==> build 75 <==
==> flow/design.v <==
`timescale 1ns / 1ps
module checkfr_fsm(
    input [31:0] num_in,
    input clk, rst, r_i,
    output res,
    output reg r_o
    );
    reg [4:0] lst;
    reg [4:0] iter;
    reg res_rg;
    reg [1:0] state;
    reg [31:0] num;
    always@(posedge clk)
    begin
        if(rst)
            state <= 2'b00;
        else
        case(state)
        2'b00: if(r_i)
            begin
                lst <= 5'b11111;
                iter <= 0;
                res_rg <= 0;
                num <= num_in;
                state <= 2'b01;
            end
        2'b01:
            begin
                for(iter = 0; iter <= 22; iter = iter + 1)
                begin
                    if (lst == 5'b11111 && num[iter])
                        lst = iter;
                    else
                        lst = lst;
                end
                state <= 2'b10;
            end
        2'b10:
            begin
                if (num[30:23] > 7'b1111111)
                begin
                   res_rg = num[31] || ((22-(num[30:23]-7'b1111111)) >= lst) && (lst!=5'b11111);
                end
                else
                begin
                    res_rg = 1;
                end
                state <= 2'b00;
            end
        default:
            state <= 2'b00;
        endcase
    end
    always@(posedge clk)
    begin
        if(rst)
            r_o <= 0;
        else if(state == 2'b10)
            r_o <= 1;
        else
            r_o <= 0;
    end
    assign res = res_rg;
endmodule
`timescale 1ns / 1ps
module sum_fsm(
    input clk, rst, r_i,
    input [31:0] a, b,
    output [31:0] res,
    output reg r_o
    );
    reg [3:0] state;
    reg [31:0] mx;
    reg [31:0] mn;
    reg [24:0] mant;
    reg [22:0] mant_res;
    reg [8:0] exp;
    reg [4:0] carry;
    reg [4:0] iter;
    reg [31:0] res_reg;
    always@(posedge clk)
    begin
        if(rst)
            state <= 3'b000;
        else
        case(state)
            3'b000:
            begin
                state <= 3'b001;
                mx <= 0;
                mn <= 0;
                mant_res <= 0;
                mant <= 0;
                exp <= 0;
                carry <= 0;
                iter <= 0;
                res_reg <= 0;
            end
            3'b001: if(r_i)
            begin
                mx = (a[30:23] > b[30:23]) ? a : (((a[30:23] == b[30:23])) ? (a[22:0] > b[22:0] ? a : b) : b );
                mn = (a == mx) ? b : a;
                state <= 3'b010;
            end
            3'b010:
            begin
                mant <= (mx[31]^mn[31]) ? {1'b1, mx[22:0]} - ({1'b1, mn[22:0]} >> (mx[30:23]-mn[30:23])): {1'b1, mx[22:0]}+({1'b1, mn[22:0]} >> (mx[30:23]-mn[30:23]));
                state <= 3'b011;
            end
            3'b011:
            begin
                for(iter = 0; iter <= 24; iter = iter + 1)
                begin
                    if(mant[iter])
                        carry = iter;
                    else
                        carry = carry;
                end
                state <= 3'b100;
            end
            3'b100:
            begin
                mant_res <= mant[24] ? (mant >> 1) : (mant << (23-carry)); 
                state <= 3'b101;
            end
            3'b101:
            begin
                exp <= mx[30:23]+carry-5'b10111;
                state <= 3'b110;
            end
            3'b110:
            begin
                res_reg <= mx[31] ? {1'b1, exp[7:0], mant_res} : {1'b0, exp[7:0], mant_res};
                state <= 3'b111;
            end
            3'b111:
                state <= 3'b000;
            default:
                state <= 3'b000;
        endcase
    end
    always@(posedge clk)
    begin
        if(rst)
            r_o <= 0;
        else
        case(state)
            3'b000: r_o <= 0;
            3'b111: r_o <= 1;
        endcase
    end
    assign res = res_reg;
endmodule
`timescale 1ns / 1ps
module del_fsm(
    input [31:0] n, x,
    input clk, rst, r_i,
    output [31:0] res,
    output reg r_o
    );
    reg [24:0] divisible;
    reg [24:0] divider;
    reg [7:0] divs_exp;
    reg [7:0] divd_exp;
    reg divd_fb;
    reg divs_fb;
    reg [4:0] state;
    reg [4:0] iter;
    reg [23:0] mant_res;
    reg [24:0] reminder;
    reg [4:0] carry;
    reg [4:0] carry_sh;
    reg [8:0] exp;
    reg [31:0] res_reg;
    always@(posedge clk)
    begin
        if(rst)
            state <= 5'b00000;
        else
        case(state)
            5'b00000:
            begin
                divisible <= 0;
                divider <= 0;
                divs_exp <= 0;
                divd_exp <= 0;
                divd_fb <= 0;
                divs_fb <= 0;
                iter <= 0;
                mant_res <= 0;
                reminder <= 0;
                carry <= 0;
                res_reg <= 0;
                state <= 5'b00001;
            end
            5'b00001: if(r_i)
            begin
                divisible <= {1'b1, n[22:0]};
                divider <= {1'b1, x[22:0]};
                divs_exp <= n[30:23];
                divd_exp <= x[30:23];
                divd_fb <= n[31];
                divs_fb <= x[31];
                state <= 5'b00010;
            end
            5'b00010:
            begin
                if(divisible >= divider)
                begin
                    divisible <= divisible-divider;
                    mant_res <= mant_res +1'b1;
                    state <= 5'b00010;
                end
                else
                begin
                    reminder <= divisible;
                    state <= 5'b00011;
                end
            end
            5'b00011:
            begin
                reminder <= reminder << 1;
                state <= 5'b00100;
            end
            5'b00100:
            begin
                if(!mant_res[23])
                    state <= 5'b00101;
                else
                    state <= 5'b01010;  
            end
            5'b00101:
            begin
                if(reminder < divider)
                begin
                    mant_res <= mant_res << 1;
                    reminder <= reminder << 1;
                    state <= 5'b01001;
                end
                else
                    state <= 5'b00110;
            end
            5'b00110:
            begin
                mant_res <= (mant_res << 1) + 1'b1;
                state <= 5'b00111;
            end
            5'b00111:
            begin
                reminder <= reminder - divider;
                state <= 5'b01000;
            end
            5'b01000:
            begin
                reminder <= reminder << 1;
                state <= 5'b01001;
            end
            5'b01001:
            begin
                if(iter < 22)
                begin
                    iter <= iter + 1;
                    state <= 5'b00100;
                end
                else
                begin
                    state <= 5'b01010;
                    iter <= 0;
                end
            end
            5'b01010:  
            begin
                if(iter <= 23)
                    state <= 5'b01011;
                else
                    state <= 5'b01100;
            end
            5'b01011:
            begin
                if(mant_res[iter])
                begin
                    carry <= iter;
                    state <= 5'b01101;
                end
                else
                    state <= 5'b01101;
            end
            5'b01101:
            begin
                iter <= iter + 1;
                state <= 5'b01010;
            end
            5'b01100:
            begin
                carry_sh <= 23 - carry;
                state <= 5'b01110;
            end
            5'b01110:
            begin
                mant_res <= mant_res << carry_sh;
                state <= 5'b01111;
            end
            5'b01111:
            begin
                exp <= {1'b0,divs_exp}+7'b1111111-{1'b0,divd_exp};
                state <= 5'b10000;
            end
            5'b10000:
            begin
                res_reg <= {divs_fb^divd_fb, exp[7:0]-5'b10111+carry, mant_res[22:0]};
                state <= 5'b10001;
            end
            5'b10001:
            begin
                state <= 5'b00000;
            end
            default:
                state <= 5'b00000;
        endcase
    end
    always@(posedge clk)
    begin
        if(rst)
            r_o <= 0;
        else if(state == 5'b10001)
            r_o <= 1;
        else
            r_o <= 0;
    end    
    assign res = res_reg;
endmodule
`timescale 1ns / 1ps
module pow2_fsm(
    input [31:0] x,  
    input clk,
    input rst,
    input r_i,
    output [31:0] res,
    output err,
    output reg r_o
    );
    reg [8:0] exp_in;
    reg [22:0] mant_in;
    reg fb;
    reg [8:0] exp;
    reg [47:0] mant;
    reg [22:0] mant_res;
    reg [2:0] state;
    reg [31:0] res_reg;
    reg over;
    always@(posedge clk)
    begin
        if(rst)
            state <= 3'b000;
        else
        case(state)
        3'b000: if(r_i)
        begin
            exp_in <= x[30:23];
            mant_in <= x[22:0];
            fb <= x[31];
            exp <= 0;
            mant <= 0;
            mant_res <= 0;
            over <= 0;
            res_reg <= 0;
            state <= 3'b001;
        end
        3'b001:
        begin
            mant <= {1'b1,mant_in}*{1'b1,mant_in};
            state <= 3'b010;
        end
        3'b010:
        begin
            mant_res <= mant[47] ? mant[46:24] : mant[45:23];  
            state <= 3'b011;
        end
        3'b011:
        begin
            exp <= {1'b0,exp_in}+{1'b0,exp_in}-9'b001111111+mant[47];
            state <= 3'b100;
        end
        3'b100:
        begin
            res_reg = {1'b0, exp[7:0], mant_res};
            over = exp_in[7] ? {exp_in, mant_in} > res_reg[30:0] : {exp_in, mant_in} < res_reg[30:0];
            state <= 3'b101;
        end
        3'b101:
        begin
            state <= 3'b000;
        end
        default:
            state <= 3'b000;
        endcase
    end
    always@(posedge clk)
    begin
        if(rst)
            r_o <= 0;
        else if(state == 3'b101)
            r_o <= 1;
        else
            r_o <= 0;
    end
    assign res = res_reg;
    assign err = over;
endmodule
`timescale 1ns / 1ps
module fsm(
    input [15:0] dataIn,
    input R_I,
    input reset,
    input clk,
    output reg r_o,
    output reg [1:0] err,
    output [31:0] dataOut,
    output ready
    );
    reg [3:0] state;
    reg [31:0] reg_x;
    reg [31:0] reg_n;
    reg [31:0] counter;
    reg [31:0] step1;
    reg [31:0] step2;
    reg fr_i;
    reg fr_flag;
    wire fr_o;
    wire fr_res;
    reg incr_i;
    reg incr_flag;
    wire incr_o;
    wire [31:0] inc_res;
    reg sm_ri;
    reg sm_flag;
    wire sm_ro;
    wire [31:0] sm_res;
    reg dl_ri;
    reg dl_flag;
    wire dl_ro;
    wire [31:0] dl_res;
    reg pw_ri;
    reg pw_flag;
    wire pw_ro;
    wire pw_err;
    wire [31:0] pw_res;
    always@(posedge clk)
    begin
        if(reset)
        begin
            state <= 0;
            fr_i <= 0;
            incr_i <= 0;
            sm_ri <= 0;
            dl_ri <= 0;
            pw_ri <= 0;
        end
        else
        begin
            case(state)
                4'b0000:
                begin
                    reg_x <= 0;
                    reg_n <= 0;
                    counter <= 0;
                    err <= 0;
                    state <= 4'b0001;
                    fr_i <= 0;
                    fr_flag <= 1;
                    incr_i <= 0;
                    incr_flag <= 1;
                    sm_ri <= 0;
                    sm_flag <= 1;
                    dl_ri <= 0;
                    dl_flag <= 1;
                    pw_ri <= 0;
                    pw_flag <= 1;
                end
                4'b0001: if(R_I)
                begin
                    reg_x[31:16] <= dataIn;
                    state <= 4'b0010;
                end
                4'b0010: if(R_I)
                begin
                    reg_x[15:0] <= dataIn;
                    if ({reg_x[31:16], dataIn} == 0)
                    begin 
                        err <= 2'b11;
                        state <= 4'b1110;
                    end
                    else
                        state <= 4'b0011;    
                end
                4'b0011: if(R_I)
                begin
                    reg_n[31:16] <= dataIn;
                    state <= 4'b0100;
                end
                4'b0100: if(R_I)
                begin
                    reg_n[15:0] <= dataIn;
                    state <= 4'b1100;
                end
                4'b1100:  
                begin
                    if(fr_o)
                    begin
                        if(fr_res)
                        begin
                            err <= 2'b10;
                            reg_x <= 0;
                            fr_flag <= 1;
                            state <= 4'b1110;
                        end
                        else
                        begin
                            fr_flag <= 1;
                            state <= 4'b1101;
                        end
                    end
                    else
                    begin
                        if(fr_flag)
                        begin
                            fr_i <= 1;
                            fr_flag <= 0;
                        end
                        else
                            fr_i <= 0;
                   end
                end
                4'b1101:
                begin
                    state <= 4'b0101;
                end
                4'b0101:  
                begin
                    if(incr_o)
                    begin
                        counter <= inc_res;
                        if (inc_res[30:23]>reg_n[30:23] ? 1 : (inc_res[30:23]==reg_n[30:23] ? inc_res[22:0]>=reg_n[22:0] : 0))
                        begin
                            state <= 4'b0000;
                            incr_flag <= 1;
                        end
                        else
                        begin
                            incr_flag <= 1;
                            state <= 4'b0110;
                        end
                    end
                    else
                    begin
                        if(incr_flag)
                        begin
                            incr_i <= 1;
                            incr_flag <= 0;
                        end
                        else
                            incr_i <= 0;
                    end    
                end
                4'b0110:  
                begin
                    if(pw_ro)
                    begin
                        if (pw_err)
                        begin
                            err <= 2'b01;
                            reg_x <= 0;
                            state <= 4'b1110;
                            pw_flag <= 1;
                        end
                        else
                        begin
                            pw_flag <= 1;
                            step1 <= pw_res;
                            state <= 4'b0111;
                        end
                    end
                    else
                    begin
                        if(pw_flag)
                        begin
                            pw_ri <= 1;
                            pw_flag <= 0;
                        end
                        else
                            pw_ri <= 0;
                    end
                end
                4'b0111:  
                begin
                    if(dl_ro)
                    begin
                        dl_flag <= 1;
                        step2 <= dl_res;
                        state <= 4'b1000;
                    end
                    else
                    begin
                        if(dl_flag)
                        begin
                            dl_ri <= 1;
                            dl_flag <= 0;
                        end
                        else
                            dl_ri <= 0;
                   end
                end
                4'b1000:  
                begin
                    if(sm_ro)
                    begin
                        sm_flag <= 1;
                        reg_x <= sm_res;
                        state <= 4'b1110;
                    end
                    else
                    begin
                        if(sm_flag)
                        begin
                            sm_ri <= 1;
                            sm_flag <= 0;
                        end
                        else
                            sm_ri <= 0;
                    end
                end
                4'b1110:  
                begin
                    if(err==0)
                        state <= 4'b0101;
                    else
                        state <= 4'b0000;
                end
            endcase 
        end
    end
    always@(posedge clk)
    begin
        if(reset)
            r_o <= 0;
        else
        case(state)
            4'b0000: r_o <= 0;
            4'b0101: r_o <= 0;
            4'b1110: r_o <= 1;
            4'b1101: r_o <= 1;
        endcase
    end
    assign dataOut = reg_x;
    assign ready = (state == 4'b0001) || (state == 4'b0010) ||
                   (state == 4'b0011) || (state == 4'b0100);
    checkfr_fsm FR(
        .clk(clk),
        .rst(reset),
        .r_i(fr_i),
        .num_in(reg_n),
        .res(fr_res),
        .r_o(fr_o)
    );
    sum_fsm INCR(
        .clk(clk),
        .rst(reset),
        .r_i(incr_i),
        .r_o(incr_o),
        .a(counter),
        .b(32'b00111111100000000000000000000000),
        .res(inc_res)
    );
    sum_fsm SM(
        .clk(clk),
        .rst(reset),
        .r_i(sm_ri),
        .r_o(sm_ro),
        .a(step1),
        .b(step2),
        .res(sm_res)
    );
    pow2_fsm PW(
        .clk(clk),
        .rst(reset),
        .r_i(pw_ri),
        .r_o(pw_ro),
        .x(reg_x),
        .err(pw_err),
        .res(pw_res)
    );
    del_fsm DL(
        .clk(clk),
        .rst(reset),
        .r_i(dl_ri),
        .r_o(dl_ro),
        .n(reg_n),
        .x(reg_x),
        .res(dl_res)
    );
endmodule
==> flow/run.sh <==
#!/bin/bash
# the make line also repeats each setting of config.mk as NAME=value (left out here)
make -C /OpenROAD-flow-scripts/flow DESIGN_CONFIG=/design/flow/config.mk WORK_HOME=/design/flow/orfs CLKGATE_MAP_FILE= finish
==> flow/config.mk <==
export PLATFORM = sky130hd
export DESIGN_NAME = fsm
export DESIGN_NICKNAME = fsm
export VERILOG_FILES = /design/flow/design.v
export SDC_FILE = /design/flow/constraint.sdc
export NUM_CORES = 4
export LEC_CHECK = 0
export ABC_AREA = 1
export CAP_MARGIN = 20
export CELL_PAD_IN_SITES_GLOBAL_PLACEMENT = 2
export CORE_MARGIN = 2
export CORE_UTILIZATION = 18
export CTS_CLUSTER_DIAMETER = 243
export SETUP_SLACK_MARGIN = 0.42
export SLEW_MARGIN = 0
export TNS_END_PERCENT = 65
==> flow/constraint.sdc <==
create_clock -name core_clock -period 14.5 [get_ports {clk}]
set_input_delay 2.9000 -clock core_clock [delete_from_list [all_inputs] [get_ports {clk}]]
set_output_delay 2.9000 -clock core_clock [all_outputs]
set_load 0.01 [all_outputs]
==> inputs of trial 62, as changes to build 75 <==
ABC_AREA = default   (was 1)
CELL_PAD_IN_SITES_GLOBAL_PLACEMENT = default   (was 2)
CORE_UTILIZATION = 71   (was 18)
CTS_CLUSTER_DIAMETER = default   (was 243)
CTS_CLUSTER_SIZE = 98   (was default)
PLACE_DENSITY_LB_ADDON = 0.06   (was default)
SETUP_SLACK_MARGIN = 2.16   (was 0.42)
SLEW_MARGIN = 20   (was 0)
TNS_END_PERCENT = default   (was 65)
==> flow/constraint.sdc (replaced) <==
create_clock -name core_clock -period 7.33 [get_ports {clk}]
set_input_delay 1.4660 -clock core_clock [delete_from_list [all_inputs] [get_ports {clk}]]
set_output_delay 1.4660 -clock core_clock [all_outputs]
set_load 0.01 [all_outputs]
==> inputs of trial 78, as changes to build 75 <==
ABC_AREA = default   (was 1)
CELL_PAD_IN_SITES_GLOBAL_PLACEMENT = default   (was 2)
CORE_MARGIN = 3   (was 2)
CORE_UTILIZATION = 40   (was 18)
CTS_CLUSTER_DIAMETER = default   (was 243)
SETUP_SLACK_MARGIN = default   (was 0.42)
TNS_END_PERCENT = default   (was 65)
==> flow/constraint.sdc (replaced) <==
create_clock -name core_clock -period 10.0 [get_ports {clk}]
set_input_delay 2.0000 -clock core_clock [delete_from_list [all_inputs] [get_ports {clk}]]
set_output_delay 2.0000 -clock core_clock [all_outputs]
set_load 0.01 [all_outputs]
==> results <==
Tot GR Track Use: trial 62 0.388; build 75 0.113; trial 78 0.215
Relative contribution of the clock network to total power: trial 62 0.360; build 75 0.426; trial 78 0.403
Net switching component of the power: trial 62 3840 uW; build 75 1940 uW; trial 78 2350 uW
Clock network power: trial 62 4700 uW; build 75 2890 uW; trial 78 3630 uW
Number of buffers and inverters on the critical path: trial 62 8; build 75 10; trial 78 3
Via count normalized by instance count: trial 62 6.58; build 75 3.98; trial 78 5.50
Number of warning messages in the logs: trial 62 38; build 75 34; trial 78 34
Met3 capacity usage during global routing: trial 62 0.0735; build 75 0.00940; trial 78 0.0413
Core Density at Floorplan: trial 62 0.714; build 75 0.181; trial 78 0.405
Switching Share: trial 62 0.294; build 75 0.286; trial 78 0.261
Met2 GRT Util: trial 62 0.604; build 75 0.191; trial 78 0.325
Post-route non-filler standard cell count: trial 62 7862; build 75 12400; trial 78 8489
Tot Pwr: trial 62 13000 uW; build 75 6780 uW; trial 78 9010 uW
Comb power: trial 62 2640 uW; build 75 1010 uW; trial 78 1190 uW
Number of filler instances in the final layout: trial 62 5304; build 75 40100; trial 78 15300
Clock latency at the later pin of the worst-skew pair: trial 62 0.70 ns; build 75 0.76 ns; trial 78 0.70 ns
Post-layout instance area: trial 62 0.0764 mm2; build 75 0.0761 mm2; trial 78 0.0728 mm2
Endpoint of the lowest-slack register-to-register path: trial 62 PW.mant[44]$_SDFFCE_PN0P_; build 75 PW.mant[46]$_SDFFCE_PN0P_; trial 78 PW.mant[46]$_SDFFCE_PN0P_
Logic pwr share: trial 62 0.202; build 75 0.149; trial 78 0.132
Post CTS Setup Buffer Count: trial 62 100; build 75 0; trial 78 0
Outcome: trial 62 failed layout checks; build 75 finished clean; trial 78 finished clean
Violated checks: trial 62 negative setup slack; build 75 -; trial 78 -
Critical path data arrival time: trial 62 7.95 ns; build 75 9.85 ns; trial 78 9.33 ns
Met3 Wirelength: trial 62 23400 um; build 75 6180 um; trial 78 13600 um
Power and IR drop assume default switching activity.
